[design/flow/run.sh]
#!/bin/bash
# the make line also repeats each setting of config.mk as NAME=value (left out here)
make -C /OpenROAD-flow-scripts/flow DESIGN_CONFIG=/design/flow/config.mk WORK_HOME=/design/flow/orfs CLKGATE_MAP_FILE= finish
[design/flow/config.mk]
export PLATFORM = sky130hd
export DESIGN_NAME = Full_DCT
export DESIGN_NICKNAME = Full_DCT
export VERILOG_FILES = /design/flow/design.v
export SDC_FILE = /design/flow/constraint.sdc
export NUM_CORES = 4
export LEC_CHECK = 0
export CAP_MARGIN = 20
export CORE_MARGIN = 2
export CORE_UTILIZATION = 40
export SLEW_MARGIN = 20
[design/flow/constraint.sdc]
create_clock -name core_clock -period 13.6 [get_ports {clk}]
set_input_delay 2.7200 -clock core_clock [delete_from_list [all_inputs] [get_ports {clk}]]
set_output_delay 2.7200 -clock core_clock [all_outputs]
set_load 0.01 [all_outputs]
[design/flow/design.v]
module DCT(input clk,
           input signed[11:0]a0,a1,a2,a3,a4,a5,a6,a7,
           output reg signed[11:0]b0,b1,b2,b3,b4,b5,b6,b7);
  wire [11:0] c1 = 12'b011111011000;
  wire [11:0] c2 = 12'b011101100100;
  wire [11:0] c3 = 12'b011010100110;
  wire [11:0] c4 = 12'b010110101000;
  wire [11:0] c5 = 12'b010001110001;
  wire [11:0] c6 = 12'b001100001111;
  wire [11:0] c7 = 12'b000110001111;
  wire signed [11:0] f07,f0_7,f16,f1_6,f25,f2_5,f34,f3_4;
  wire signed [11:0] f0734,f07_34,f1625,f16_25;
  wire signed [11:0] sum,diff;
  wire signed [11:0] x0,x1,x2,x3,x4,x5,x6,x7;
  wire signed[23:0]m8,m9,m10,m11,m12,m13,m14,m15,m16,m17,m18,m19,m20,m21,m22,m23,m24,m25,m26,m27;
  wire signed [23:0] m0,m1,m2,m3,m4,m5,m6,m7;
  reg [11:0] r0[7:0],r1[7:0],r2[7:0],r3[7:0],r4[7:0],r5[7:0],r6[7:0],r7 [7:0];
  wire [2:0] count = 0;
  add_sub B1(f07,f0_7,a0,a7);
  add_sub B2(f16,f1_6,a1,a6);
  add_sub B3(f25,f2_5,a2,a5);
  add_sub B4(f34,f3_4,a3,a4);
  add_sub B5(f0734,f07_34,f07,f34);
  add_sub B6(f1625,f16_25,f16,f25);
  add_sub B7(sum,diff,f0734,f1625);
  multiplier M1(m0,sum,c4);
  multiplier M2(m4,diff,c4);
  multiplier M3(m8,f07_34,c2);
  multiplier M4(m9,f16_25,c6);
  assign m2 = m8+m9;
  multiplier M5(m10,f07_34,c6);
  multiplier M6(m11,f16_25,c2);
  assign m6 = m10-m11;
  multiplier M7(m12,f0_7,c1);
  multiplier M8(m13,f0_7,c3);
  multiplier M9(m14,f0_7,c5);
  multiplier M10(m15,f0_7,c7);
  multiplier M11(m16,f1_6,c1);
  multiplier M12(m17,f1_6,c3);
  multiplier M13(m18,f1_6,c5);
  multiplier M14(m19,f1_6,c7);
  multiplier M15(m20,f2_5,c1);
  multiplier M16(m21,f2_5,c3);
  multiplier M17(m22,f2_5,c5);
  multiplier M18(m23,f2_5,c7);
  multiplier M19(m24,f3_4,c1);
  multiplier M20(m25,f3_4,c3);
  multiplier M21(m26,f3_4,c5);
  multiplier M22(m27,f3_4,c7);
  assign m1 = m12+m17+m22+m27;
  assign m3 = m13-m19-m20-m26;
  assign m5 = m14-m16+m23+m25;
  assign m7 = m15-m18+m21-m24;
  assign x0 = m0>>12;
  assign x1 = m1>>12;
  assign x2 = m2>>12;
  assign x3 = m3>>12;  
  assign x4 = m4>>12;
  assign x5 = m5>>12;
  assign x6 = m6>>12;
  assign x7 = m7>>12;
  always @(posedge clk)begin
    {b0,b1,b2,b3,b4,b5,b6,b7} <= {x0,x1,x2,x3,x4,x5,x6,x7};
  end
endmodule
module add_sub(
  output reg [11:0] sum,diff,                                           
  input [11:0] x,y                                                      
    );
always @(x or y)
begin
  sum=x+y;
  diff=x-y;
end
endmodule
module multiplier(
  output reg [23:0]out,
  input signed[11:0] x,y
);
  always @(x,y)begin
    out = x*y;
  end
endmodule
module block_mem(input clk,reset,wr,
		 input [11:0] in1,in2,in3,in4,in5,in6,in7,in8,
                 output reg [11:0] out0,out1,out2,out3,out4,out5,out6,out7
		);
  reg [11:0] mem_block[63:0];
reg [2:0] x,y;
  always@(posedge clk)
begin
	if(reset)
	begin
		x=0;
		y=0;
	end
	else if(wr==1)
	begin
      mem_block[(x*8)+0]<= in1;
      mem_block[(x*8)+1]<= in2;
      mem_block[(x*8)+2]<= in3;
      mem_block[(x*8)+3]<= in4;
      mem_block[(x*8)+4]<= in5;
      mem_block[(x*8)+5]<= in6;
      mem_block[(x*8)+6]<= in7;
      mem_block[(x*8)+7]<= in8;
		x<=x+1;
	end
  else if(wr==1'b0)
	begin
		out0 <=mem_block[y];
      out1 <=mem_block[8+y];
      out2 <=mem_block[16+y];
      out3 <=mem_block[24+y];
      out4 <=mem_block[32+y];
      out5 <=mem_block[40+y];
      out6 <=mem_block[48+y];
      out7 <=mem_block[56+y];
		y<= y+1;
	end
end
endmodule
module Full_DCT(input clk,wr_1,wr_2,reset,
           input [11:0]a0,a1,a2,a3,a4,a5,a6,a7,
           output signed[11:0]b0,b1,b2,b3,b4,b5,b6,b7);
  wire [11:0] r0,r1,r2,r3,r4,r5,r6,r7;
  DCT uut(clk,a0,a1,a2,a3,a4,a5,a6,a7,r0,r1,r2,r3,r4,r5,r6,r7);
  reg [11:0] R0,R1,R2,R3,R4,R5,R6,R7;
  wire [11:0] m10,m11,m12,m13,m14,m15,m16,m17;
  wire [11:0] m20,m21,m22,m23,m24,m25,m26,m27;
  reg dwr_1,dwr_2;
  always @(posedge clk)begin
    dwr_1 <= wr_1;
  end
  block_mem M1(clk,reset,dwr_1,
               r0,r1,r2,r3,r4,r5,r6,r7,
		       m10,m11,m12,m13,m14,m15,m16,m17
		      );
  always @(*) begin
    case(dwr_1)
      1'b0 : begin
            R0 = m10;
            R1 = m11;
            R2 = m12;
            R3 = m13;
            R4 = m14;
            R5 = m15;
            R6 = m16;
            R7 = m17;
      end
      default :begin
            R0 = 0;
            R1 = 0;
            R2 = 0;
            R3 = 0;
            R4 = 0;
            R5 = 0;
            R6 = 0;
            R7 = 0;
      end
      endcase
  end
  DCT uut1(clk,R0,R1,R2,R3,R4,R5,R6,R7,b0,b1,b2,b3,b4,b5,b6,b7);
endmodule
==> Slide: Implementation Results, run 1 <==
Key Metrics from the Run

Setup path
  – Most common cell on crit path: fa_1
  – CP startpoint: a7[0]
  – CP max FO: 5
  – CP Buf/Inv Count: 13
  – FF-to-FF End: uut1.b1[11]$_DFF_P_
  – Reg2reg setup slack: roughly 0.53 ns
  – CP startpoint kind: primary input
  – FF-to-FF path depth: 47
  – CP Class: in -> reg
  – Crit-path max cell delay: roughly 0.6 ns
  – Stages on worst setup path: 47
  – CP Capture Type: register
  – Worst-path cell with the longest stage delay: clkdlybuf4s50_1
  – Required @ worst endpoint: 14.21 ns
  – Worst Setup EP: uut.b7[11]$_DFF_P_
  – Arr. time, crit path: 13.82 ns
  – CP top delay family: adder cells
  – Worst r2r src: dwr_1$_DFF_P_

Clock network
  – Num CTS Buffers: slightly above 100
  – CTS tree: built
  – H-Tree Depth: 3
  – Clock-pin transition on the worst setup and hold timing paths: ~0.070 ns
  – Hold-fix buffers at CTS: 0
  – Clk latency of the worst-skew pair: 0.76 ns
  – Clock root buffer: clkbuf_16
  – Clock sink count: roughly 1.1k
  – CTS Buffer Depth: 3

Synthesis
  – Largest logic family: adder cells
  – Synth warn: 5
  – Adder-cell area share of the yosys netlist: about half
  – Main synth FF type: edfxtp_1
  – Post-synth seq share: 18.6%
  – # Cells Yosys: 15.3k
  – Synth cell count leaders: inv_1 (3,765), ha_1 (2,846), fa_1 (2,126)
  – Post-synth ARST share: 0%
  – Syn_area_per_cell: 10.5 µm²
  – Post-Synthesis Cells: about 15k
  – Xor/xnor share: between 6 and 7%
  – Most frequent cell after synthesis: inv_1
  – Simple-Gate Area Share: 5.61%
  – Distinct lib cells: around 94
  – Flip-flops with a built-in enable: 864
  – Synthesized cell area: 161,000 µm²
  – Synth mux share: between 3 and 4%
  – Syn nets: 20.4k
  – Synth area leaders: fa_1 (26%), ha_1 (22%), edfxtp_1 (16%)
  – Leading area contributor after synthesis: fa_1
  – Area share, top type: 26.4%
  – Ys flops: 1,063
  – YS chip area: approximately 160,000 µm²
  – Aoi share: ~7.6%

Timing
  – Min Tclk post-route: 13.21 ns
  – Fmax: 0.0757 GHz
  – WHS: 0.549 ns
  – Worst clock skew: 0.0910 ns
  – Fin Setup TNS: 0 ns
  – Slew headroom: 17.5%
  – Unrepaired setup endpoints after global routing: yes
  – Final Max Tran Viols: 0
  – Cycle use final: 97.2%
  – Worst-Margin Slew: roughly 1.2 ns
  – Fin. Hold Viols: 0
  – Final Setup Violations: 0

Floorplanning
  – Die height: between 600 and 700 µm
  – Core ar.: 400,000 µm²
  – Die width: 638 µm
  – Row cnt: 232
  – Starting Density: 40.2%
  – # IOs: 196
  – Die area: 408,000 µm²

Routing
  – Drt first pass iters: 5
  – Iteration-0 DRC Markers: 6,616
  – Vias: 110k
  – Post-route DRC: 0
  – Vias per cell: 4.99
  – WL final: ~460,000 µm
  – Routed length per instance: 21.1 µm
  – Post-DRT Antenna Nets: 0

GRT
  – First-pass GRT wire length: 695,000 µm
  – Initial antenna violation count: 20
  – Vias in the first global route: approximately 110k
  – Overflow after GRT: 0
  – GRT Overall Usage: 22.8%
  – Largest net degree at the start of global routing: 94

Placed design
  – Placed insts: 21.8k
  – HPWL Detailed: 404,000 µm
  – Port buffer count: a little under 200
  – Routability congestion estimate: roughly 0.97

Layout
  – # nets final: 21.7k
  – Layout Cells excl Fill: approximately 22k
  – Fin util: between 40% and 50%
  – Gate Area: 117,000 µm²
  – Area Overhead vs Synth: 13.1%
  – Fillers: 37.8k
  – Register Area: ~30,000 µm²

Run
  – Max_cap viols: 0
  – Tool warnings: 336

Worst hold path
  – Worst Hold End: M1.x[2]$_SDFFE_PP0P_
  – Hold Path Class: reg -> reg
  – Hold path depth: 2
  – HP Start: M1.x[2]$_SDFFE_PP0P_

Outcome
  – Status: finished clean
metrics by stage:
step | setup WS [ns] | instance area (µm²)
2_1_floorplan | -0.0633 | 161000
3_3_place_gp | -0.830 | 178000
3_5_place_dp | -0.845 | 178000
4_1_cts | 0.00950 | 182000
5_1_grt | -0.0653 | 182000
6_report | 0.387 | 182000
per-layer routing:
metal  share of wire (%)  vias up  GRT usage, %
met5              0.0099        -             0
li1                    -    52268             -
met3                 5.2      550          2.62
met1                  44    54247          30.3
met4                 4.7        8          8.84
met2                  46     2500          37.9
what timing repair did:
| item | CTS | global route |
|---|---|---|
| setup buffers | 0 | 3 |
| setup endpoints to repair | 2 | 16 |
| gates resized | 4 | 67 |
| pin swaps | 0 | 29 |
layout make-up:
cell class                      instances  share of cell area [%]
Clock inverter                         58                   0.458
Timing Repair Buffer                 1335                    5.92
Tap cell                             5265                    3.62
Multi-Input combinational cell      10330                    64.3
Sequential cell                      1063                    16.4
Antenna cell                            8                  0.0110
Inverter                             3771                    7.77
Clock buffer                          133                    1.50
==> run 2: changes to the inputs <==
CAP_MARGIN = 0   (was 20)
CORE_UTILIZATION = 68   (was 40)
CTS_CLUSTER_DIAMETER = 232   (was unset)
CTS_CLUSTER_SIZE = 34   (was unset)
SETUP_SLACK_MARGIN = -0.74   (was unset)
clock period = 9.17 ns   (was 13.6 ns; I/O delays follow)
==> Slide: Implementation Results, run 2 <==
Implementation Results

Outcome
  – Status: aborted with a tool error
  – Fail Step: global routing (5_1_grt)
  – First Error: [ERROR GRT-0116] Global routing finished with congestion. Check the congestion regions in the DRC Viewer.

Clock network
  – Clock root buffer: clkbuf_16
  – Clock sink count: 1,063 (unchanged)
  – CTS Buffer Depth: 3 (unchanged)
  – H-Tree Depth: 2 (-1)
  – Num CTS Buffers: 37 (-64%)
  – Hold-fix buffers at CTS: 0 (unchanged)

Floorplanning
  – Starting Density: 68.4% (+28 points)
  – Row cnt: 178 (-23%)
  – Core ar.: 235,000 µm² (-41%)
  – Die width: 491 µm (-23%)
  – # IOs: 196 (unchanged)
  – Die area: 241,000 µm² (-41%)
  – Die height: 491 µm (-23%)

Synthesis
  – Adder-cell area share of the yosys netlist: 48.6% (unchanged)
  – Area share, top type: 26.4% (unchanged)
  – Synth area leaders: fa_1 (26%), ha_1 (22%), edfxtp_1 (16%)
  – Synth warn: 5 (unchanged)
  – # Cells Yosys: 15.3k (unchanged)
  – YS chip area: 161,000 µm² (unchanged)
  – Main synth FF type: edfxtp_1
  – Leading area contributor after synthesis: fa_1
  – Post-synth ARST share: 0% (unchanged)
  – Most frequent cell after synthesis: inv_1
  – Syn nets: 20.4k (unchanged)
  – Post-Synthesis Cells: 15.3k (unchanged)
  – Distinct lib cells: 94 (unchanged)
  – Flip-flops with a built-in enable: 864 (unchanged)
  – Synthesized cell area: 161,000 µm² (unchanged)
  – Syn_area_per_cell: 10.5 µm² (unchanged)
  – Synth cell count leaders: inv_1 (3,765), ha_1 (2,846), fa_1 (2,126)
  – Post-synth seq share: 18.6% (unchanged)
  – Synth mux share: 3.66% (unchanged)
  – Ys flops: 1,063 (unchanged)
  – Simple-Gate Area Share: 5.61% (unchanged)
  – Xor/xnor share: 6.95% (unchanged)
  – Aoi share: 7.56% (unchanged)
  – Largest logic family: adder cells

Placed design
  – Routability congestion estimate: 1.08 (+12%)
  – HPWL Detailed: 483,000 µm (+20%)
  – Placed Area: 196,000 µm² (+9.8%)
  – Port buffer count: 194 (unchanged)
  – Placed insts: 22.1k (+1.4%)

GRT
  – Overflow after GRT: ~430
  – GRT Overall Usage: just over 60%
run 2: per-stage QoR:
step | hold WS [ns] | util, % | setup slack (ns) | setup TNS [ns]
4_1_cts | 0.578 | 84.8 | -2.83 | -214.51
3_3_place_gp | 0.507 | 83.1 | -3.99 | -287.00
3_5_place_dp | 0.561 | 83.1 | -4.01 | -327.70
2_1_floorplan | 0.492 | - | -2.76 | -695.17
run 2: timing repair:
item | 4_1_cts
resized | 543
setup buffers | 74
pin swaps | 244
setup endpoints to repair | 127
run 2: routing by layer:
metal,GRT overflow,global-route usage (%)
met1,8,63.8
met2,239,84.7
met3,18,38.4
met4,163,53.2
met5,2,17.2
==> run 3: changes to the inputs <==
CAP_MARGIN = 20   (was 0)
CORE_UTILIZATION = 65   (was 68)
CTS_CLUSTER_DIAMETER = 138   (was 232)
CTS_CLUSTER_SIZE = unset   (was 34)
SETUP_SLACK_MARGIN = -0.76   (was -0.74)
clock period = 10.2 ns   (was 9.17 ns; I/O delays follow)
==> Slide: Implementation Results, run 3 <==
Implementation Results

Outcome
  – Status: aborted with a tool error
  – Fail Step: global routing (5_1_grt)
  – First Error: [ERROR GRT-0116] Global routing finished with congestion. Check the congestion regions in the DRC Viewer.

Synthesis
  – Distinct lib cells: 94 (unchanged)
  – Simple-Gate Area Share: 5.61% (unchanged)
  – Most frequent cell after synthesis: inv_1
  – YS chip area: 161,000 µm² (unchanged)
  – Leading area contributor after synthesis: fa_1
  – Largest logic family: adder cells
  – Syn nets: 20.4k (unchanged)
  – Adder-cell area share of the yosys netlist: 48.6% (unchanged)
  – Synth mux share: 3.66% (unchanged)
  – Post-Synthesis Cells: 15.3k (unchanged)
  – Syn_area_per_cell: 10.5 µm² (unchanged)
  – Main synth FF type: edfxtp_1
  – Post-synth seq share: 18.6% (unchanged)
  – Synth area leaders: fa_1 (26%), ha_1 (22%), edfxtp_1 (16%)
  – Area share, top type: 26.4% (unchanged)
  – Post-synth ARST share: 0% (unchanged)
  – Synth warn: 5 (unchanged)
  – # Cells Yosys: 15.3k (unchanged)
  – Xor/xnor share: 6.95% (unchanged)
  – Synth cell count leaders: inv_1 (3,765), ha_1 (2,846), fa_1 (2,126)
  – Aoi share: 7.56% (unchanged)
  – Ys flops: 1,063 (unchanged)
  – Synthesized cell area: 161,000 µm² (unchanged)
  – Flip-flops with a built-in enable: 864 (unchanged)

Clock network
  – Hold-fix buffers at CTS: 0 (unchanged)
  – Clock sink count: 1,063 (unchanged)
  – Clock root buffer: clkbuf_16
  – Num CTS Buffers: 101 (+170%)
  – H-Tree Depth: 3 (+1)
  – CTS Buffer Depth: 3 (unchanged)

Floorplanning
  – Core ar.: 246,000 µm² (+4.6%)
  – Die width: 502 µm (+2.3%)
  – Die area: 252,000 µm² (+4.6%)
  – Row cnt: 182 (+2.2%)
  – Die height: 502 µm (+2.3%)
  – Starting Density: 65.4% (-3.0 points)
  – # IOs: 196 (unchanged)

Placed design
  – Dpl ws: -3.06 ns (+0.949 ns)
  – Routability congestion estimate: 1.05 (-3.0%)
  – Port buffer count: 194 (unchanged)
  – HPWL Detailed: 485,000 µm (+0.37%)

GRT
  – GRT Overall Usage: 63.2%
  – Overflow after GRT: 470
## run 3: metrics by stage
stage	hold WS [ns]	cell area (µm²)	cells
floorplan	0.492	163000	15278
global placement	0.507	194000	21954
detailed placement	0.587	194000	21955
CTS	0.510	201000	22213
## run 3: timing repair
| item | CTS |
|---|---|
| buffers inserted | 115 |
| hold endpoints to repair | 0 |
| setup endpoints to repair | 91 |
| pin swaps | 327 |
| resized | 647 |
## run 3: metal layers
| metal | track usage, % | overflow |
|---|---|---|
| met1 | 65.9 | 37 |
| met2 | 84.2 | 226 |
| met3 | 41.8 | 35 |
| met4 | 55.9 | 170 |
| met5 | 20.7 | 2 |
==> run 4: changes to the inputs <==
ABC_AREA = 1   (was unset)
CAP_MARGIN = 5   (was 20)
CORE_UTILIZATION = 68   (was 65)
CTS_CLUSTER_DIAMETER = 210   (was 138)
SETUP_SLACK_MARGIN = unset   (was -0.76)
clock period = 6.9 ns   (was 10.2 ns; I/O delays follow)
==> Slide: Implementation Results, run 4 <==
Implementation Results

Synthesis
  – Largest logic family: adder cells
  – Syn nets: 23.3k (+15%)
  – Aoi share: 9.10% (+1.5 points)
  – Synth area leaders: fa_1 (26%), ha_1 (21%), edfxtp_1 (16%)
  – Synth warn: 5 (unchanged)
  – Most frequent cell after synthesis: inv_1
  – YS chip area: 167,000 µm² (+3.5%)
  – Distinct lib cells: 71 (-24%)
  – Leading area contributor after synthesis: fa_1
  – # Cells Yosys: 18.3k (+20%)
  – Main synth FF type: edfxtp_1
  – Ys flops: 1,063 (unchanged)
  – Post-Synthesis Cells: 18.3k (+20%)
  – Adder-cell area share of the yosys netlist: 46.9% (-1.7 points)
  – Flip-flops with a built-in enable: 864 (unchanged)
  – Post-synth ARST share: 0% (unchanged)
  – Synth cell count leaders: inv_1 (4,485), ha_1 (2,846), fa_1 (2,126)
  – Xor/xnor share: 6.61% (-0.34 points)
  – Simple-Gate Area Share: 8.74% (+3.1 points)
  – Synthesized cell area: 167,000 µm² (+3.5%)
  – Area share, top type: 25.5% (-0.91 points)
  – Synth mux share: 0.0180% (-3.6 points)
  – Syn_area_per_cell: 9.13 µm² (-13%)
  – Post-synth seq share: 18.0% (-0.64 points)

Floorplanning
  – Die width: 499 µm (-0.51%)
  – Die area: 249,000 µm² (-1.0%)
  – # IOs: 196 (unchanged)
  – Row cnt: 181 (-0.55%)
  – Die height: 499 µm (-0.51%)
  – Core ar.: 243,000 µm² (-1.1%)
  – Starting Density: 68.5% (+3.1 points)

Clock network
  – H-Tree Depth: 3 (unchanged)
  – Num CTS Buffers: 108 (+6.9%)
  – Clock sink count: 1,063 (unchanged)
  – CTS Buffer Depth: 3 (unchanged)
  – Clock root buffer: clkbuf_16

GRT
  – GRT Overall Usage: 92.3%
  – Overflow after GRT: 6,969

Outcome
  – Fail Step: global routing (5_1_grt)
  – First Error: [ERROR GRT-0116] Global routing finished with congestion. Check the congestion regions in the DRC Viewer.
  – Status: aborted with a tool error

Placed design
  – Routability congestion estimate: 1.13 (+7.8%)
  – Placed Area: 214,000 µm² (+10%)
  – Port buffer count: 194 (unchanged)
  – HPWL Detailed: 565,000 µm (+17%)
[run 4: what timing repair did]
action                                  4_1_cts
pin swaps                                   715
setup buffers                               310
resized                                    1290
hold buffers                                  0
endpoints found under the setup margin      192
gates cloned                                  3
[run 4: metrics by stage]
step           TNS (ns)  instances  setup WS (ns)  hold WS, ns
2_1_floorplan   -334.35      18267          -3.57        0.483
3_3_place_gp    -602.53      26088          -4.37        0.501
3_5_place_dp    -664.09      26088          -4.64        0.534
4_1_cts         -521.18      26590          -3.96        0.563
[run 4: routing by layer]
layer | overflow | GRT usage (%)
met1 | 291 | 86.9
met2 | 4481 | 106
met3 | 258 | 81.7
met4 | 1910 | 99.2
met5 | 29 | 62.0
==> run 5: changes to the inputs <==
ABC_AREA = unset   (was 1)
CAP_MARGIN = 20   (was 5)
CELL_PAD_IN_SITES_DETAIL_PLACEMENT = 0   (was unset)
CELL_PAD_IN_SITES_GLOBAL_PLACEMENT = 0   (was unset)
CORE_ASPECT_RATIO = 0.83   (was unset)
CORE_MARGIN = 9   (was 2)
CORE_UTILIZATION = 54   (was 68)
CTS_CLUSTER_DIAMETER = unset   (was 210)
GPL_TIMING_DRIVEN = 0   (was unset)
HOLD_SLACK_MARGIN = -0.03   (was unset)
PLACE_DENSITY_LB_ADDON = 0.0   (was unset)
clock period = 24.0 ns   (was 6.9 ns; I/O delays follow)
==> Slide: Implementation Results, run 5 <==
Key Metrics from the Run

Synthesis
  – Most frequent cell after synthesis: inv_1
  – Synth mux share: 3.66% (+3.6 points)
  – Aoi share: 7.56% (-1.5 points)
  – Area share, top type: 26.4% (+0.91 points)
  – Synth area leaders: fa_1 (26%), ha_1 (22%), edfxtp_1 (16%)
  – Largest logic family: adder cells
  – Xor/xnor share: 6.95% (+0.34 points)
  – Post-synth ARST share: 0% (unchanged)
  – Post-Synthesis Cells: 15.3k (-16%)
  – Synthesized cell area: 161,000 µm² (-3.4%)
  – Adder-cell area share of the yosys netlist: 48.6% (+1.7 points)
  – # Cells Yosys: 15.3k (-16%)
  – Main synth FF type: edfxtp_1
  – Synth warn: 5 (unchanged)
  – Ys flops: 1,063 (unchanged)
  – Simple-Gate Area Share: 5.61% (-3.1 points)
  – Distinct lib cells: 94 (+32%)
  – Syn nets: 20.4k (-13%)
  – Leading area contributor after synthesis: fa_1
  – Synth cell count leaders: inv_1 (3,765), ha_1 (2,846), fa_1 (2,126)
  – Post-synth seq share: 18.6% (+0.64 points)
  – YS chip area: 161,000 µm² (-3.4%)
  – Syn_area_per_cell: 10.5 µm² (+15%)
  – Flip-flops with a built-in enable: 864 (unchanged)

Worst hold path
  – Hold Path Class: reg -> reg
  – Hold path depth: 0
  – Worst Hold End: M1.mem_block[41][1]$_DFFE_PP_
  – HP Start: uut.b1[1]$_DFF_P_

Floorplanning
  – Die width: 617 µm (+24%)
  – Starting Density: 54.3% (-14 points)
  – Die area: 318,000 µm² (+28%)
  – Row cnt: 182 (+0.55%)
  – # IOs: 196 (unchanged)
  – Die height: 515 µm (+3.3%)
  – Core ar.: 296,000 µm² (+22%)

Layout
  – Post-route cell area: around 180,000 µm²
  – Area Overhead vs Synth: 8.79%
  – # nets final: around 21k

Routing
  – WL final: 495,000 µm
  – Iteration-0 DRC Markers: 8,642
  – Routed length per instance: 24.9 µm
  – Post-DRT Antenna Nets: 0
  – Vias: 110k
  – Post-route DRC: 0
  – Vias per cell: 5.53
  – Drt first pass iters: 6

Setup path
  – FF-to-FF path depth: 43
  – FF-to-FF End: uut1.b5[11]$_DFF_P_
  – Reg2reg setup slack: 6.72 ns
  – Required @ worst endpoint: between 20 and 25 ns
  – Worst-path cell with the longest stage delay: a21boi_1
  – CP Capture Type: register
  – CP startpoint: a6[0]
  – CP startpoint kind: primary input
  – Arr. time, crit path: 19.41 ns
  – CP Buf/Inv Count: 8
  – Worst Setup EP: uut.b3[11]$_DFF_P_
  – Worst r2r src: dwr_1$_DFF_P_
  – CP top delay family: adder cells
  – Stages on worst setup path: 44
  – CP max FO: 8
  – CP Class: in -> reg
  – Crit-path max cell delay: 0.87 ns

GRT
  – Initial antenna violation count: 35
  – Largest net degree at the start of global routing: 39
  – First-pass GRT wire length: 734,000 µm
  – Vias in the first global route: 114k
  – GRT Overall Usage: 31.0%
  – Overflow after GRT: 0

Timing
  – Unrepaired setup endpoints after global routing: no
  – Slew headroom: about 17%
  – Fmax: 0.0530 GHz
  – Final worst setup slack: 5.14 ns
  – Fin. Hold Viols: 0
  – Final Setup Violations: 0
  – Cycle use final: 78.6%
  – Worst-Margin Slew: 1.24 ns
  – Worst clock skew: between 0.1 and 0.15 ns
  – Fin Setup TNS: 0 ns
  – Min Tclk post-route: 18.86 ns
  – WHS: 0.489 ns
  – Final Max Tran Viols: 0

Clock network
  – Post-CTS setup buffers: 0 (-100%)
  – Num CTS Buffers: 108 (unchanged)
  – Clock root buffer: clkbuf_16
  – Clock sink count: 1,063 (unchanged)
  – CTS Buffer Depth: 3 (unchanged)
  – Hold-fix buffers at CTS: 0 (unchanged)
  – Clk latency of the worst-skew pair: ~0.82 ns
  – Clock-pin transition on the worst setup and hold timing paths: 0.07 ns
  – CTS tree: built
  – H-Tree Depth: 3 (unchanged)
  – CTS resizes: 0 (-100%)

Run
  – Max_cap viols: 0
  – Tool warnings: between 300 and 400

Placed design
  – Routability congestion estimate: 0.967 (-14%)
  – HPWL Detailed: 427,000 µm (-24%)
  – Port buffer count: 194 (unchanged)
  – Dpl ws: 4.46 ns (+9.10 ns)
  – Placed Area: 171,000 µm² (-20%)

Outcome
  – Status: finished clean
==> run 5: stage by stage <==
| stage | util (%) | instances |
|---|---|---|
| 5_1_grt | 59.1 | 19850 |
| 3_5_place_dp | 57.7 | 19576 |
| 4_1_cts | 59.0 | 19781 |
| 3_3_place_gp | 56.6 | 19428 |
| 2_1_floorplan | - | 15278 |
| 6_report | 59.1 | 19858 |
==> run 5: cell type report <==
cell class              instances  area, µm²
fillers                     25113     121000
multi-input cells           10330     117000
flip-flops and latches       1063      29900
inverters                    3771      14200
well taps                    3956       4950
repair buffers                345       4100
clock buffers                 148       3180
clock inverters                57        713
plain buffers                 114        493
diodes                         74        185
==> run 5: per-layer routing <==
layer	wire length, µm	share of wire (%)	track usage, %
met5	27	0.0055	0
met4	23800	4.8	11.8
met3	34600	7.0	5.31
met2	225000	45	50.3
met1	211000	43	41.8
==> run 6: changes to the inputs <==
CELL_PAD_IN_SITES_DETAIL_PLACEMENT = unset   (was 0)
CELL_PAD_IN_SITES_GLOBAL_PLACEMENT = unset   (was 0)
CORE_ASPECT_RATIO = unset   (was 0.83)
CORE_MARGIN = 2   (was 9)
CORE_UTILIZATION = 40   (was 54)
GPL_TIMING_DRIVEN = unset   (was 0)
HOLD_SLACK_MARGIN = unset   (was -0.03)
PLACE_DENSITY_LB_ADDON = unset   (was 0.0)
SETUP_SLACK_MARGIN = 0.12   (was unset)
clock period = 14.5 ns   (was 24.0 ns; I/O delays follow)
==> Slide: Implementation Results, run 6 <==
Key Metrics from the Run

Outcome
  – Status: finished clean

Floorplanning
  – Die area: 408,000 µm² (+28%)
  – # IOs: 196 (unchanged)
  – Starting Density: 40.2% (-14 points)
  – Row cnt: 232 (+27%)
  – Core ar.: 400,000 µm² (+35%)
  – Die height: 638 µm (+24%)
  – Die width: 638 µm (+3.4%)

Synthesis
  – Post-Synthesis Cells: 15.3k (unchanged)
  – Area share, top type: 26.4% (unchanged)
  – Simple-Gate Area Share: 5.61% (unchanged)
  – Most frequent cell after synthesis: inv_1
  – Adder-cell area share of the yosys netlist: 48.6% (unchanged)
  – Xor/xnor share: 6.95% (unchanged)
  – Leading area contributor after synthesis: fa_1
  – Syn_area_per_cell: 10.5 µm² (unchanged)
  – Synthesized cell area: 161,000 µm² (unchanged)
  – Ys flops: 1,063 (unchanged)
  – Main synth FF type: edfxtp_1
  – Aoi share: 7.56% (unchanged)
  – Flip-flops with a built-in enable: 864 (unchanged)
  – YS chip area: 161,000 µm² (unchanged)
  – Synth warn: 5 (unchanged)
  – Largest logic family: adder cells
  – Distinct lib cells: 94 (unchanged)
  – Synth mux share: 3.66% (unchanged)
  – Post-synth ARST share: 0% (unchanged)
  – Synth area leaders: fa_1 (26%), ha_1 (22%), edfxtp_1 (16%)
  – Post-synth seq share: 18.6% (unchanged)
  – Syn nets: 20.4k (unchanged)
  – # Cells Yosys: 15.3k (unchanged)
  – Synth cell count leaders: inv_1 (3,765), ha_1 (2,846), fa_1 (2,126)

Routing
  – Vias per cell: 5.03 (-9.0%)
  – WL final: 458,000 µm (-7.6%)
  – Post-route DRC: 0 (unchanged)
  – Iteration-0 DRC Markers: 6,679 (-23%)
  – Vias: 107k (-2.3%)
  – Routed length per instance: 21.5 µm (-14%)
  – Drt first pass iters: 5 (-1)
  – Post-DRT Antenna Nets: 0 (unchanged)

Setup path
  – CP startpoint kind: primary input
  – Worst-path cell with the longest stage delay: fa_1
  – Crit-path max cell delay: 0.55 ns (-0.32 ns)
  – Arr. time, crit path: 14.45 ns (-4.96 ns)
  – Worst r2r src: dwr_1$_DFF_P_
  – Required @ worst endpoint: 15.09 ns (-9.46 ns)
  – Reg2reg setup slack: 1.10 ns (-5.62 ns)
  – CP startpoint: a6[0]
  – FF-to-FF path depth: 46 (+7.0%)
  – FF-to-FF End: uut1.b1[11]$_DFF_P_
  – CP top delay family: adder cells
  – Worst Setup EP: uut.b3[10]$_DFF_P_
  – Most common cell on crit path: inv_1
  – CP max FO: 3 (-5)
  – Stages on worst setup path: 51 (+16%)
  – CP Buf/Inv Count: 15 (+7)
  – CP Capture Type: register
  – CP Class: in -> reg

Timing
  – Fin. Hold Viols: 0 (unchanged)
  – Fmax: 0.0721 GHz
  – Unrepaired setup endpoints after global routing: no
  – Final Setup Violations: 0 (unchanged)
  – Cycle use final: 95.6% (+17 points)
  – Final Max Tran Viols: 0 (unchanged)
  – Worst clock skew: 0.0993 ns (-0.0223 ns)
  – Worst-Margin Slew: 1.21 ns (-0.0272 ns)
  – Final worst setup slack: 0.638 ns (-4.50 ns)
  – Slew headroom: 18.5% (+1.5 points)
  – Min Tclk post-route: 13.86 ns

Worst hold path
  – Worst Hold End: M1.x[2]$_SDFFE_PP0P_
  – HP Start: M1.x[2]$_SDFFE_PP0P_
  – Hold path depth: 2 (+2)
  – Hold Path Class: reg -> reg

GRT
  – Initial antenna violation count: 29 (-17%)
  – Overflow after GRT: 0 (unchanged)
  – First-pass GRT wire length: 689,000 µm (-6.1%)
  – Largest net degree at the start of global routing: 99 (+150%)
  – GR Layer Usage met2: 38.1% (-12 points)
  – M1 GR Usage: 30.7% (-11 points)
  – GR peak layer: met2
  – Grt met3 use: 1.63% (-3.7 points)
  – Vias in the first global route: 110k (-3.8%)
  – GRT Overall Usage: 22.5% (-8.5 points)

Clock network
  – CTS resizes: 0 (unchanged)
  – Post-CTS setup buffers: 0 (unchanged)
  – Clock root buffer: clkbuf_16
  – H-Tree Depth: 3 (unchanged)
  – Num CTS Buffers: 101 (-6.5%)
  – CTS tree: built
  – Clk latency of the worst-skew pair: 0.76 ns (-0.06 ns)
  – Clock sink count: 1,063 (unchanged)
  – Hold-fix buffers at CTS: 0 (unchanged)
  – CTS Buffer Depth: 3 (unchanged)
  – Clock-pin transition on the worst setup and hold timing paths: 0.06 ns (about the same)

Placed design
  – Dpl ws: -0.226 ns (-4.68 ns)
  – Port buffer count: 194 (unchanged)
  – HPWL Detailed: 397,000 µm (-6.9%)
  – Placed Area: 173,000 µm² (+1.3%)
  – Routability congestion estimate: 0.966 (-0.11%)

Run
  – Tool warnings: 334 (unchanged)
  – Max_cap viols: 0 (unchanged)

Layout
  – Post-route cell area: 177,000 µm² (+1.0%)
  – Area Overhead vs Synth: 9.89%
  – Register Area: 29,900 µm² (about the same)
  – Gate Area: 117,000 µm² (-0.53%)
  – Fillers: 37.9k (+51%)
  – # nets final: 21.0k (+1.1%)
-- run 6: final cells by class --
| cell class | instances | area share, % |
|---|---|---|
| diodes | 9 | 0.0127 |
| clock buffers | 122 | 1.52 |
| clock inverters | 66 | 0.506 |
| inverters | 3771 | 8.00 |
| multi-input cells | 10330 | 66.0 |
| flip-flops and latches | 1063 | 16.9 |
| well taps | 5265 | 3.72 |
| repair buffers | 694 | 3.29 |
-- run 6: layer usage --
layer / up-vias / part of all wire [%]
met5: - / 0.012
met2: 2476 / 47
met3: 468 / 4.4
met4: 8 / 4.0
li1: 50978 / -
met1: 53384 / 44
-- run 6: through the flow --
stage	instances	hold slack [ns]	utilization, %	setup TNS [ns]
5_1_grt	21312	0.595	44.2	0
3_3_place_gp	21122	0.522	43.3	-0.217
4_1_cts	21310	0.544	44.2	0
3_5_place_dp	21122	0.528	43.3	-0.293
6_report	21320	0.548	44.2	0
2_1_floorplan	15278	0.492	-	0
==> run 7: changes to the inputs <==
CORE_ASPECT_RATIO = 1.65   (was unset)
CORE_UTILIZATION = 32   (was 40)
CTS_CLUSTER_SIZE = 87   (was unset)
GPL_TIMING_DRIVEN = 1   (was unset)
PLACE_DENSITY_LB_ADDON = 0.15   (was unset)
SETUP_SLACK_MARGIN = -0.67   (was 0.12)
SLEW_MARGIN = 30   (was 20)
clock period = 25.5 ns   (was 14.5 ns; I/O delays follow)
==> Slide: Implementation Results, run 7 <==
Key Metrics from the Run

Routing
  – Wl on met1: 179,000 µm (-12%)
  – Top layer reached by signal wires: met4
  – Routed length per instance: 23.7 µm (+10%)
  – Met2 wire len: 298,000 µm (+38%)
  – Post-DRT Antenna Nets: 0 (unchanged)
  – Post-route DRC: 0 (unchanged)
  – WL final: 530,000 µm (+16%)
  – Vias per cell: 4.70 (-6.6%)
  – Met3 WL post-DR: 7200 µm (-64%)
  – Iteration-0 DRC Markers: 4,121 (-38%)
  – Vias: 105k (-1.9%)
  – Drt first pass iters: 6 (+1)

Placed design
  – HPWL Detailed: 466,000 µm (+17%)
  – Dpl ws: 6.71 ns (+6.93 ns)
  – Placed Area: 173,000 µm² (about the same)
  – Port buffer count: 194 (unchanged)
  – Placed insts: 22.2k (+4.9%)
  – Routability congestion estimate: 0.933 (-3.4%)

Clock network
  – CTS Buffer Depth: 3 (unchanged)
  – H-Tree Depth: 3 (unchanged)
  – Num CTS Buffers: 95 (-5.9%)
  – Clock-pin transition on the worst setup and hold timing paths: 0.07 ns (about the same)
  – Hold-fix buffers at CTS: 0 (unchanged)
  – CTS tree: built
  – Clock root buffer: clkbuf_16
  – CTS resizes: 0 (unchanged)
  – Clk latency of the worst-skew pair: 0.77 ns (about the same)
  – Post-CTS setup buffers: 0 (unchanged)
  – Clock sink count: 1,063 (unchanged)

Floorplanning
  – Die area: 509,000 µm² (+25%)
  – Row cnt: 334 (+44%)
  – # IOs: 196 (unchanged)
  – Die height: 915 µm (+43%)
  – Starting Density: 32.1% (-8.1 points)
  – Die width: 556 µm (-13%)
  – Core ar.: 501,000 µm² (+25%)

Setup path
  – Required @ worst endpoint: 26.14 ns (+11.05 ns)
  – CP max FO: 11 (+8)
  – CP Class: in -> reg
  – CP Capture Type: register
  – Worst r2r src: dwr_1$_DFF_P_
  – Crit-path max cell delay: 0.68 ns (+0.13 ns)
  – FF-to-FF End: uut1.b1[11]$_DFF_P_
  – Worst-path cell with the longest stage delay: a21boi_0
  – CP startpoint kind: primary input
  – CP Buf/Inv Count: 11 (-4)
  – Arr. time, crit path: 18.69 ns (+4.24 ns)
  – FF-to-FF path depth: 46 (unchanged)
  – Stages on worst setup path: 47 (-7.8%)
  – CP startpoint: a1[0]
  – CP top delay family: adder cells
  – Reg2reg setup slack: 10.88 ns (+9.78 ns)
  – Worst Setup EP: uut.b3[11]$_DFF_P_

Run
  – Tool warnings: 335 (+0.30%)
  – Max_cap viols: 0 (unchanged)

Synthesis
  – Post-Synthesis Cells: 15.3k (unchanged)
  – Synth warn: 5 (unchanged)
  – # Cells Yosys: 15.3k (unchanged)
  – Main synth FF type: edfxtp_1
  – Ys flops: 1,063 (unchanged)
  – Flip-flops with a built-in enable: 864 (unchanged)
  – Area share, top type: 26.4% (unchanged)
  – YS chip area: 161,000 µm² (unchanged)
  – Syn nets: 20.4k (unchanged)
  – Xor/xnor share: 6.95% (unchanged)
  – Synth cell count leaders: inv_1 (3,765), ha_1 (2,846), fa_1 (2,126)
  – Most frequent cell after synthesis: inv_1
  – Synth mux share: 3.66% (unchanged)
  – Synthesized cell area: 161,000 µm² (unchanged)
  – Post-synth seq share: 18.6% (unchanged)
  – Synth area leaders: fa_1 (26%), ha_1 (22%), edfxtp_1 (16%)
  – Adder-cell area share of the yosys netlist: 48.6% (unchanged)
  – Leading area contributor after synthesis: fa_1
  – Distinct lib cells: 94 (unchanged)
  – Syn_area_per_cell: 10.5 µm² (unchanged)
  – Largest logic family: adder cells
  – Post-synth ARST share: 0% (unchanged)
  – Simple-Gate Area Share: 5.61% (unchanged)
  – Aoi share: 7.56% (unchanged)

Timing
  – Final Max Tran Viols: 0 (unchanged)
  – Fin. Hold Viols: 0 (unchanged)
  – Worst-Margin Slew: 1.34 ns (+0.125 ns)
  – Cycle use final: 70.8% (-25 points)
  – Worst clock skew: 0.0829 ns (-0.0165 ns)
  – Slew headroom: 10.7% (-7.8 points)
  – Min Tclk post-route: 18.05 ns
  – Final Setup Violations: 0 (unchanged)
  – Unrepaired setup endpoints after global routing: no
  – Fin Setup TNS: 0 ns (unchanged)
  – Final worst setup slack: 7.45 ns (+6.82 ns)
  – Fmax: 0.0554 GHz

Layout
  – # nets final: 20.8k (-1.3%)
  – Layout Cells excl Fill: 22.4k (+5.0%)
  – Area Overhead vs Synth: 9.74%
  – Post-route cell area: 177,000 µm² (-0.14%)

GRT
  – First-pass GRT wire length: 771,000 µm (+12%)
  – Largest net degree at the start of global routing: 103 (+4.0%)
  – Overflow after GRT: 0 (unchanged)
  – Initial antenna violation count: 9 (-69%)
  – Vias in the first global route: 115k (+4.6%)
  – GRT Overall Usage: 21.0% (-1.5 points)

Worst hold path
  – Hold Path Class: reg -> reg
  – HP Start: M1.x[2]$_SDFFE_PP0P_
  – Hold path depth: 2 (unchanged)
  – Worst Hold End: M1.x[2]$_SDFFE_PP0P_

Outcome
  – Status: finished clean
run 7: metal layers:
layer	vias up	global-route usage, %
met5	-	0
met4	0	15.0
met3	665	0.977
met2	1270	42.1
met1	52817	20.1
li1	50476	-
run 7: cell type report:
type	instances	area (µm²)
fillers	50868	324000
inverters	3771	14200
clock inverters	46	574
repair buffers	437	3800
multi-input cells	10330	117000
flip-flops and latches	1063	29900
well taps	6552	8200
clock buffers	133	2690
diodes	46	115
run 7: metrics by stage:
stage | hold slack, ns | util, %
global placement | 0.522 | 34.5
detailed placement | 0.536 | 34.6
finish | 0.555 | 35.3
global route | 0.579 | 35.3
CTS | 0.536 | 35.2
floorplan | 0.492 | -
==> run 8: changes to the inputs <==
CORE_ASPECT_RATIO = unset   (was 1.65)
CORE_UTILIZATION = 70   (was 32)
CTS_CLUSTER_DIAMETER = 355   (was unset)
CTS_CLUSTER_SIZE = 34   (was 87)
GPL_TIMING_DRIVEN = unset   (was 1)
PLACE_DENSITY_LB_ADDON = 0.0   (was 0.15)
SETUP_SLACK_MARGIN = 2.85   (was -0.67)
SLEW_MARGIN = 20   (was 30)
clock period = 10.1 ns   (was 25.5 ns; I/O delays follow)
==> Slide: Implementation Results, run 8 <==
Implementation Results

Synthesis
  – Synth mux share: 3.66% (unchanged)
  – Synth cell count leaders: inv_1 (3,765), ha_1 (2,846), fa_1 (2,126)
  – YS chip area: 161,000 µm² (unchanged)
  – Most frequent cell after synthesis: inv_1
  – Post-Synthesis Cells: 15.3k (unchanged)
  – Synth area leaders: fa_1 (26%), ha_1 (22%), edfxtp_1 (16%)
  – Post-synth seq share: 18.6% (unchanged)
  – Distinct lib cells: 94 (unchanged)
  – Leading area contributor after synthesis: fa_1
  – Syn_area_per_cell: 10.5 µm² (unchanged)
  – Synthesized cell area: 161,000 µm² (unchanged)
  – Area share, top type: 26.4% (unchanged)
  – Main synth FF type: edfxtp_1
  – Adder-cell area share of the yosys netlist: 48.6% (unchanged)
  – Post-synth ARST share: 0% (unchanged)
  – Aoi share: 7.56% (unchanged)
  – Simple-Gate Area Share: 5.61% (unchanged)
  – # Cells Yosys: 15.3k (unchanged)
  – Flip-flops with a built-in enable: 864 (unchanged)
  – Synth warn: 5 (unchanged)
  – Ys flops: 1,063 (unchanged)
  – Syn nets: 20.4k (unchanged)
  – Largest logic family: adder cells
  – Xor/xnor share: 6.95% (unchanged)

GRT
  – Overflow after GRT: 2,635
  – GRT Overall Usage: 74.9%

Floorplanning
  – Starting Density: 70.2% (+38 points)
  – # IOs: 196 (unchanged)
  – Die height: 484 µm (-47%)
  – Row cnt: 176 (-47%)
  – Die area: 234,000 µm² (-54%)
  – Core ar.: 229,000 µm² (-54%)
  – Die width: 484 µm (-13%)

Placed design
  – Placed insts: 21.6k (-2.4%)
  – Routability congestion estimate: 1.12 (+20%)
  – HPWL Detailed: 492,000 µm (+5.6%)
  – Port buffer count: 194 (unchanged)
  – Dpl ws: -3.27 ns (-9.98 ns)
  – Placed Area: 193,000 µm² (+12%)

Outcome
  – First Error: [ERROR GRT-0116] Global routing finished with congestion. Check the congestion regions in the DRC Viewer.
  – Status: aborted with a tool error
  – Fail Step: global routing (5_1_grt)

Clock network
  – Hold-fix buffers at CTS: 0 (unchanged)
  – Clock root buffer: clkbuf_16
  – Clock sink count: 1,063 (unchanged)
  – Num CTS Buffers: 37 (-61%)
  – H-Tree Depth: 2 (-1)
  – CTS Buffer Depth: 3 (unchanged)
## run 8: metrics by stage
step | setup TNS, ns | hold slack (ns) | util [%]
after floorplan | -458.00 | 0.492 | -
after global placement | -183.43 | 0.513 | 84.2
after detailed placement | -230.19 | 0.559 | 84.3
after CTS | -76.22 | 0.562 | 88.6
## run 8: metal layers
| layer | GRT usage (%) | overflow |
|---|---|---|
| met4 | 71.8 | 727 |
| met3 | 55.8 | 83 |
| met5 | 33.3 | 9 |
| met1 | 75.4 | 114 |
| met2 | 94.5 | 1702 |
## run 8: what timing repair did
item / CTS
buffers inserted: 242
cloned: 4
pin swaps: 706
endpoints found under the setup margin: 192
resized: 1466
==> run 9: changes to the inputs <==
ABC_AREA = 1   (was unset)
CAP_MARGIN = 5   (was 20)
CORE_UTILIZATION = 72   (was 70)
CTS_CLUSTER_DIAMETER = 210   (was 355)
CTS_CLUSTER_SIZE = 72   (was 34)
HOLD_SLACK_MARGIN = 0.28   (was unset)
MAX_ROUTING_LAYER = met4   (was unset)
PLACE_DENSITY_LB_ADDON = unset   (was 0.0)
SETUP_SLACK_MARGIN = unset   (was 2.85)
SLEW_MARGIN = 40   (was 20)
clock period = 7.12 ns   (was 10.1 ns; I/O delays follow)
==> Slide: Implementation Results, run 9 <==
Implementation Results

Synthesis
  – Distinct lib cells: 71 (-24%)
  – Synth warn: 5 (unchanged)
  – Largest logic family: adder cells
  – Syn_area_per_cell: 9.13 µm² (-13%)
  – Post-synth ARST share: 0% (unchanged)
  – Flip-flops with a built-in enable: 864 (unchanged)
  – Main synth FF type: edfxtp_1
  – Area share, top type: 25.5% (-0.91 points)
  – Post-synth seq share: 18.0% (-0.64 points)
  – Synth cell count leaders: inv_1 (4,485), ha_1 (2,846), fa_1 (2,126)
  – YS chip area: 167,000 µm² (+3.5%)
  – Most frequent cell after synthesis: inv_1
  – Ys flops: 1,063 (unchanged)
  – Post-Synthesis Cells: 18.3k (+20%)
  – # Cells Yosys: 18.3k (+20%)
  – Synth mux share: 0.0180% (-3.6 points)
  – Simple-Gate Area Share: 8.74% (+3.1 points)
  – Syn nets: 23.3k (+15%)
  – Leading area contributor after synthesis: fa_1
  – Synth area leaders: fa_1 (26%), ha_1 (21%), edfxtp_1 (16%)
  – Synthesized cell area: 167,000 µm² (+3.5%)
  – Adder-cell area share of the yosys netlist: 46.9% (-1.7 points)
  – Xor/xnor share: 6.61% (-0.34 points)
  – Aoi share: 9.10% (+1.5 points)

Floorplanning
  – Starting Density: 72.4% (+2.2 points)
  – Die width: 485 µm (+0.33%)
  – Row cnt: 176 (unchanged)
  – Core ar.: 230,000 µm² (+0.38%)
  – Die area: 235,000 µm² (+0.67%)
  – # IOs: 196 (unchanged)
  – Die height: 485 µm (+0.33%)

Placed design
  – Routability congestion estimate: 1.17 (+4.4%)
  – Dpl ws: -4.71 ns (-1.44 ns)
  – HPWL Detailed: 572,000 µm (+16%)
  – Port buffer count: 194 (unchanged)
  – Placed insts: 25.8k (+19%)

Outcome
  – Status: aborted with a tool error
  – First Error: [ERROR DPL-0033] detailed placement checks failed during check placement.
  – Fail Step: clock tree synthesis (4_1_cts)
==> run 9: metrics by stage <==
step	setup TNS, ns	cell area (µm²)
detailed placement	-622.12	213000
global placement	-536.61	213000
floorplan	-298.27	173000
==> run 10: changes to the inputs <==
ABC_AREA = unset   (was 1)
CAP_MARGIN = 20   (was 5)
CORE_UTILIZATION = 68   (was 72)
CTS_CLUSTER_SIZE = unset   (was 72)
HOLD_SLACK_MARGIN = unset   (was 0.28)
MAX_ROUTING_LAYER = unset   (was met4)
SLEW_MARGIN = 20   (was 40)
clock period = 8.36 ns   (was 7.12 ns; I/O delays follow)
==> Slide: Implementation Results, run 10 <==
Implementation Results

Floorplanning
  – Die width: 491 µm (+1.1%)
  – Starting Density: 68.4% (-4.1 points)
  – Die height: 491 µm (+1.1%)
  – # IOs: 196 (unchanged)
  – Die area: 241,000 µm² (+2.2%)
  – Core ar.: 235,000 µm² (+2.3%)
  – Row cnt: 178 (+1.1%)

Outcome
  – Fail Step: global routing (5_1_grt)
  – First Error: [ERROR GRT-0116] Global routing finished with congestion. Check the congestion regions in the DRC Viewer.
  – Status: aborted with a tool error

GRT
  – GRT Overall Usage: 81.7%
  – Overflow after GRT: approximately 5k

Placed design
  – Placed insts: 22.4k (-13%)
  – Placed Area: 198,000 µm² (-6.9%)
  – HPWL Detailed: 498,000 µm (-13%)
  – Routability congestion estimate: 1.10 (-6.3%)
  – Dpl ws: -4.74 ns (-0.0239 ns)
  – Port buffer count: 194 (unchanged)

Clock network
  – Clock sink count: approximately 1.1k
  – Num CTS Buffers: 103
  – Hold-fix buffers at CTS: 0
  – H-Tree Depth: 3
  – CTS Buffer Depth: 3
  – Clock root buffer: clkbuf_16

Synthesis
  – Post-synth seq share: 18.6% (+0.64 points)
  – Synth cell count leaders: inv_1 (3,765), ha_1 (2,846), fa_1 (2,126)
  – Ys flops: 1,063 (unchanged)
  – Xor/xnor share: 6.95% (+0.34 points)
  – YS chip area: 161,000 µm² (-3.4%)
  – Simple-Gate Area Share: 5.61% (-3.1 points)
  – Post-Synthesis Cells: 15.3k (-16%)
  – Flip-flops with a built-in enable: 864 (unchanged)
  – Main synth FF type: edfxtp_1
  – Syn nets: 20.4k (-13%)
  – Largest logic family: adder cells
  – Synth area leaders: fa_1 (26%), ha_1 (22%), edfxtp_1 (16%)
  – Post-synth ARST share: 0% (unchanged)
  – Synth warn: 5 (unchanged)
  – Synthesized cell area: 161,000 µm² (-3.4%)
  – Aoi share: 7.56% (-1.5 points)
  – Syn_area_per_cell: 10.5 µm² (+15%)
  – Leading area contributor after synthesis: fa_1
  – Synth mux share: 3.66% (+3.6 points)
  – Distinct lib cells: 94 (+32%)
  – Most frequent cell after synthesis: inv_1
  – # Cells Yosys: 15.3k (-16%)
  – Area share, top type: 26.4% (+0.91 points)
  – Adder-cell area share of the yosys netlist: 48.6% (+1.7 points)
==> run 10: what timing repair did <==
action / CTS
endpoints found under the setup margin: 189
pin swaps: 612
cloned: 1
resized: 1138
buffers inserted: 206
==> run 10: metal layers <==
metal  global-route usage (%)  GRT overflow
met1                     79.0           231
met2                     99.4          3127
met3                     68.5           309
met4                     79.0          1229
met5                     46.5            23
==> run 11: changes to the inputs <==
CORE_UTILIZATION = 71   (was 68)
CTS_CLUSTER_DIAMETER = 232   (was 210)
CTS_CLUSTER_SIZE = 34   (was unset)
PLACE_DENSITY_LB_ADDON = 0.05   (was unset)
SETUP_SLACK_MARGIN = 3.49   (was unset)
clock period = 12.1 ns   (was 8.36 ns; I/O delays follow)
==> Slide: Implementation Results, run 11 <==
Implementation Results

Outcome
  – Status: aborted with a tool error
  – Fail Step: global routing (5_1_grt)
  – First Error: [ERROR GRT-0232] Routing congestion too high. Check the congestion heatmap in the GUI.

Synthesis
  – Synth area leaders: fa_1 (26%), ha_1 (22%), edfxtp_1 (16%)
  – YS chip area: 161,000 µm² (unchanged)
  – Adder-cell area share of the yosys netlist: 48.6% (unchanged)
  – Leading area contributor after synthesis: fa_1
  – Distinct lib cells: 94 (unchanged)
  – Aoi share: 7.56% (unchanged)
  – Flip-flops with a built-in enable: 864 (unchanged)
  – Most frequent cell after synthesis: inv_1
  – Synth warn: 5 (unchanged)
  – Post-synth ARST share: 0% (unchanged)
  – Xor/xnor share: 6.95% (unchanged)
  – Largest logic family: adder cells
  – Syn_area_per_cell: 10.5 µm² (unchanged)
  – Synth cell count leaders: inv_1 (3,765), ha_1 (2,846), fa_1 (2,126)
  – Synth mux share: 3.66% (unchanged)
  – Post-synth seq share: 18.6% (unchanged)
  – Area share, top type: 26.4% (unchanged)
  – Main synth FF type: edfxtp_1
  – # Cells Yosys: 15.3k (unchanged)
  – Post-Synthesis Cells: 15.3k (unchanged)
  – Synthesized cell area: 161,000 µm² (unchanged)
  – Ys flops: 1,063 (unchanged)
  – Simple-Gate Area Share: 5.61% (unchanged)
  – Syn nets: 20.4k (unchanged)

Floorplanning
  – Die width: 480 µm (-2.1%)
  – Core ar.: 225,000 µm² (-4.4%)
  – Starting Density: 71.5% (+3.1 points)
  – Die height: 480 µm (-2.1%)
  – Row cnt: 174 (-2.2%)
  – # IOs: 196 (unchanged)
  – Die area: 231,000 µm² (-4.2%)

Clock network
  – H-Tree Depth: 2 (-1)
  – CTS Buffer Depth: 3 (unchanged)
  – Clock sink count: 1,063 (unchanged)
  – Clock root buffer: clkbuf_16
  – Num CTS Buffers: 39 (-62%)
  – Hold-fix buffers at CTS: 0 (unchanged)

Placed design
  – Routability congestion estimate: 1.07 (-2.2%)
  – HPWL Detailed: 445,000 µm (-11%)
  – Placed insts: 20.0k (-11%)
  – Port buffer count: 194 (unchanged)

GRT
  – GRT Overall Usage: 65.9%
  – Overflow after GRT: 338
run 11: what timing repair did:
action                     in CTS
resized                       660
buffers inserted              166
pin swaps                     341
setup endpoints to repair     189
cloned                          1
run 11: through the flow:
stage               setup slack (ns)  cell area, µm²  setup TNS [ns]
floorplan                     -0.413          163000          -81.66
global placement               -1.49          181000          -36.44
detailed placement             -1.73          181000          -49.64
CTS                           -0.317          186000          -0.547
run 11: layer usage:
metal,global-route usage [%],overflow
met1,68.1,10
met2,86.3,172
met3,45.5,15
met4,59.1,141
met5,22.8,0
==> run 12: changes to the inputs <==
CORE_UTILIZATION = 72   (was 71)
CTS_CLUSTER_DIAMETER = unset   (was 232)
CTS_CLUSTER_SIZE = unset   (was 34)
HOLD_SLACK_MARGIN = -0.1   (was unset)
PLACE_DENSITY_LB_ADDON = unset   (was 0.05)
SETUP_SLACK_MARGIN = -0.68   (was 3.49)
clock period = 9.38 ns   (was 12.1 ns; I/O delays follow)
==> Slide: Implementation Results, run 12 <==
Implementation Results

Synthesis
  – YS chip area: 161,000 µm² (unchanged)
  – Adder-cell area share of the yosys netlist: 48.6% (unchanged)
  – Ys flops: 1,063 (unchanged)
  – Main synth FF type: edfxtp_1
  – Synth mux share: 3.66% (unchanged)
  – Syn nets: 20.4k (unchanged)
  – Synth area leaders: fa_1 (26%), ha_1 (22%), edfxtp_1 (16%)
  – # Cells Yosys: 15.3k (unchanged)
  – Post-synth ARST share: 0% (unchanged)
  – Leading area contributor after synthesis: fa_1
  – Simple-Gate Area Share: 5.61% (unchanged)
  – Largest logic family: adder cells
  – Area share, top type: 26.4% (unchanged)
  – Synthesized cell area: 161,000 µm² (unchanged)
  – Synth cell count leaders: inv_1 (3,765), ha_1 (2,846), fa_1 (2,126)
  – Post-Synthesis Cells: 15.3k (unchanged)
  – Flip-flops with a built-in enable: 864 (unchanged)
  – Most frequent cell after synthesis: inv_1
  – Distinct lib cells: 94 (unchanged)
  – Synth warn: 5 (unchanged)
  – Xor/xnor share: 6.95% (unchanged)
  – Syn_area_per_cell: 10.5 µm² (unchanged)
  – Aoi share: 7.56% (unchanged)
  – Post-synth seq share: 18.6% (unchanged)

Floorplanning
  – Die height: 477 µm (-0.69%)
  – # IOs: 196 (unchanged)
  – Die area: 227,000 µm² (-1.4%)
  – Row cnt: 173 (-0.57%)
  – Die width: 477 µm (-0.69%)
  – Core ar.: 222,000 µm² (-1.2%)
  – Starting Density: 72.4% (+0.90 points)

Clock network
  – CTS Buffer Depth: 3 (unchanged)
  – Clock root buffer: clkbuf_16
  – Num CTS Buffers: 99 (+150%)
  – H-Tree Depth: 3 (+1)
  – Clock sink count: 1,063 (unchanged)

Outcome
  – Fail Step: global routing (5_1_grt)
  – Status: aborted with a tool error
  – First Error: [ERROR GRT-0116] Global routing finished with congestion. Check the congestion regions in the DRC Viewer.

GRT
  – GRT Overall Usage: 79.0%
  – Overflow after GRT: about 4.1k

Placed design
  – Port buffer count: 194 (unchanged)
  – Placed Area: 195,000 µm² (+7.9%)
  – HPWL Detailed: 481,000 µm (+8.1%)
  – Routability congestion estimate: 1.11 (+3.6%)
run 12: layer usage:
metal / GRT usage, % / GRT overflow
met1: 77.0 / 141
met4: 78.4 / 1129
met2: 98.1 / 2678
met5: 39.4 / 12
met3: 62.5 / 167
run 12: what timing repair did:
| action | in CTS |
|---|---|
| setup buffers | 117 |
| hold buffers | 0 |
| gates resized | 772 |
| pin swaps | 334 |
| endpoints found under the hold margin | 0 |
| endpoints found under the setup margin | 126 |
run 12: per-stage QoR:
stage / worst slack [ns] / cells
CTS: -2.93 / 22088
detailed placement: -3.90 / 21828
global placement: -3.35 / 21828
floorplan: -2.59 / 15278
==> run 13: changes to the inputs <==
ABC_AREA = 0   (was unset)
CORE_UTILIZATION = 29   (was 72)
CTS_CLUSTER_DIAMETER = 98   (was unset)
CTS_CLUSTER_SIZE = 14   (was unset)
GPL_ROUTABILITY_DRIVEN = 1   (was unset)
HOLD_SLACK_MARGIN = 0.07   (was -0.1)
PLACE_DENSITY_LB_ADDON = 0.19   (was unset)
SETUP_SLACK_MARGIN = 2.58   (was -0.68)
TNS_END_PERCENT = 50   (was unset)
clock period = 11.5 ns   (was 9.38 ns; I/O delays follow)
==> Slide: Implementation Results, run 13 <==
Key Metrics from the Run

Synthesis
  – Post-Synthesis Cells: 15.3k (unchanged)
  – Synth cell count leaders: inv_1 (3,765), ha_1 (2,846), fa_1 (2,126)
  – Post-synth seq share: 18.6% (unchanged)
  – Area share, top type: 26.4% (unchanged)
  – YS chip area: 161,000 µm² (unchanged)
  – Distinct lib cells: 94 (unchanged)
  – Synth area leaders: fa_1 (26%), ha_1 (22%), edfxtp_1 (16%)
  – Xor/xnor share: 6.95% (unchanged)
  – Synthesized cell area: 161,000 µm² (unchanged)
  – Leading area contributor after synthesis: fa_1
  – Post-synth ARST share: 0% (unchanged)
  – Aoi share: 7.56% (unchanged)
  – Syn nets: 20.4k (unchanged)
  – Synth warn: 5 (unchanged)
  – # Cells Yosys: 15.3k (unchanged)
  – Simple-Gate Area Share: 5.61% (unchanged)
  – Flip-flops with a built-in enable: 864 (unchanged)
  – Largest logic family: adder cells
  – Adder-cell area share of the yosys netlist: 48.6% (unchanged)
  – Syn_area_per_cell: 10.5 µm² (unchanged)
  – Main synth FF type: edfxtp_1
  – Synth mux share: 3.66% (unchanged)
  – Most frequent cell after synthesis: inv_1
  – Ys flops: 1,063 (unchanged)

Routing
  – Routed length per instance: 21.2 µm
  – Vias per cell: 4.47
  – Iteration-0 DRC Markers: between 5k and 6k
  – Drt first pass iters: 5
  – Post-DRT Antenna Nets: 0
  – Vias: around 120k
  – WL final: 551,000 µm
  – Post-route DRC: 0

Timing
  – Fin Setup TNS: -4.88 ns
  – Unrepaired setup endpoints after global routing: yes
  – Fin. Hold Viols: 0
  – Final Setup Violations: 19
  – Slew headroom: 21.5%
  – Min Tclk post-route: 12.06 ns
  – Final Max Tran Viols: 0
  – Final worst setup slack: -0.561 ns
  – WHS: 0.556 ns
  – Cycle use final: 105%
  – Worst-Margin Slew: between 1 and 1.5 ns
  – Worst clock skew: 0.111 ns
  – Fmax: 0.0829 GHz

Worst hold path
  – Worst Hold End: M1.x[2]$_SDFFE_PP0P_
  – Hold Path Class: reg -> reg
  – Hold path depth: 2
  – HP Start: M1.x[2]$_SDFFE_PP0P_

Setup path
  – FF-to-FF path depth: 52
  – Required @ worst endpoint: 12.19 ns
  – CP top delay family: adder cells
  – Reg2reg setup slack: -0.02 ns
  – CP Capture Type: register
  – Stages on worst setup path: 53
  – CP startpoint kind: primary input
  – CP startpoint: a1[4]
  – Worst Setup EP: uut.b3[10]$_DFF_P_
  – Crit-path max cell delay: 0.56 ns
  – CP Buf/Inv Count: 28
  – Most common cell on crit path: buf_4
  – Worst r2r src: dwr_1$_DFF_P_
  – FF-to-FF End: uut1.b3[11]$_DFF_P_
  – Worst-path cell with the longest stage delay: fa_1
  – CP max FO: 3
  – CP Class: in -> reg
  – Arr. time, crit path: 12.75 ns

Run
  – Tool warnings: approximately 340
  – Max_cap viols: 0

Placed design
  – HPWL Detailed: 485,000 µm (+0.70%)
  – Dpl ws: -2.33 ns (+1.57 ns)
  – Port buffer count: 194 (unchanged)
  – Routability congestion estimate: 0.922 (-17%)

GRT
  – Vias in the first global route: 123k
  – Initial antenna violation count: 34
  – Largest net degree at the start of global routing: just under 80
  – First-pass GRT wire length: roughly 810,000 µm
  – GRT Overall Usage: 19.5%
  – Overflow after GRT: 0

Clock network
  – Clock-pin transition on the worst setup and hold timing paths: 0.06 ns
  – CTS tree: built
  – CTS Buffer Depth: 4 (+1)
  – Num CTS Buffers: 102 (+3.0%)
  – H-Tree Depth: 3 (unchanged)
  – Clock sink count: 1,063 (unchanged)
  – Clock root buffer: clkbuf_16
  – Clk latency of the worst-skew pair: slightly above 0.9 ns

Layout
  – Gate Area: 124,000 µm²
  – Area Overhead vs Synth: 29.0%
  – Register Area: 29,900 µm²
  – # nets final: roughly 24k
  – Fillers: around 55k
  – Fin util: a little under two fifths

Floorplanning
  – Row cnt: 273 (+58%)
  – # IOs: 196 (unchanged)
  – Core ar.: 553,000 µm² (+150%)
  – Die area: 561,000 µm² (+150%)
  – Starting Density: 29.1% (-43 points)
  – Die width: 749 µm (+57%)
  – Die height: 749 µm (+57%)

Outcome
  – Status: finished with violations
  – Failed layout checks: negative setup slack
-- run 13: timing repair --
item,CTS,global route
resized,613,755
pin swaps,341,509
cloned,0,0
endpoints found under the setup margin,179,189
hold endpoints to repair,0,0
buffers inserted,134,131
hold buffers,0,0
-- run 13: final cells by class --
type	count	area share (%)
well taps	7287	4.39
repair buffers	3305	13.1
clock inverters	26	0.188
flip-flops and latches	1063	14.4
multi-input cells	10330	59.7
diodes	30	0.0362
inverters	3771	6.90
clock buffers	159	1.35
-- run 13: stage by stage --
stage               instance area (µm²)  instances
floorplan                        163000      15278
global placement                 196000      25489
detailed placement               196000      25491
CTS                              203000      25810
global route                     208000      25966
finish                           208000      25971
-- run 13: layer usage --
layer / GRT usage, % / vias to the layer above / routed length [µm]
met5: 0 / - / 13
met4: 5.59 / 2 / 20300
met3: 1.35 / 415 / 15500
met2: 34.1 / 1432 / 267000
met1: 26.0 / 57928 / 248000
li1: - / 56246 / -
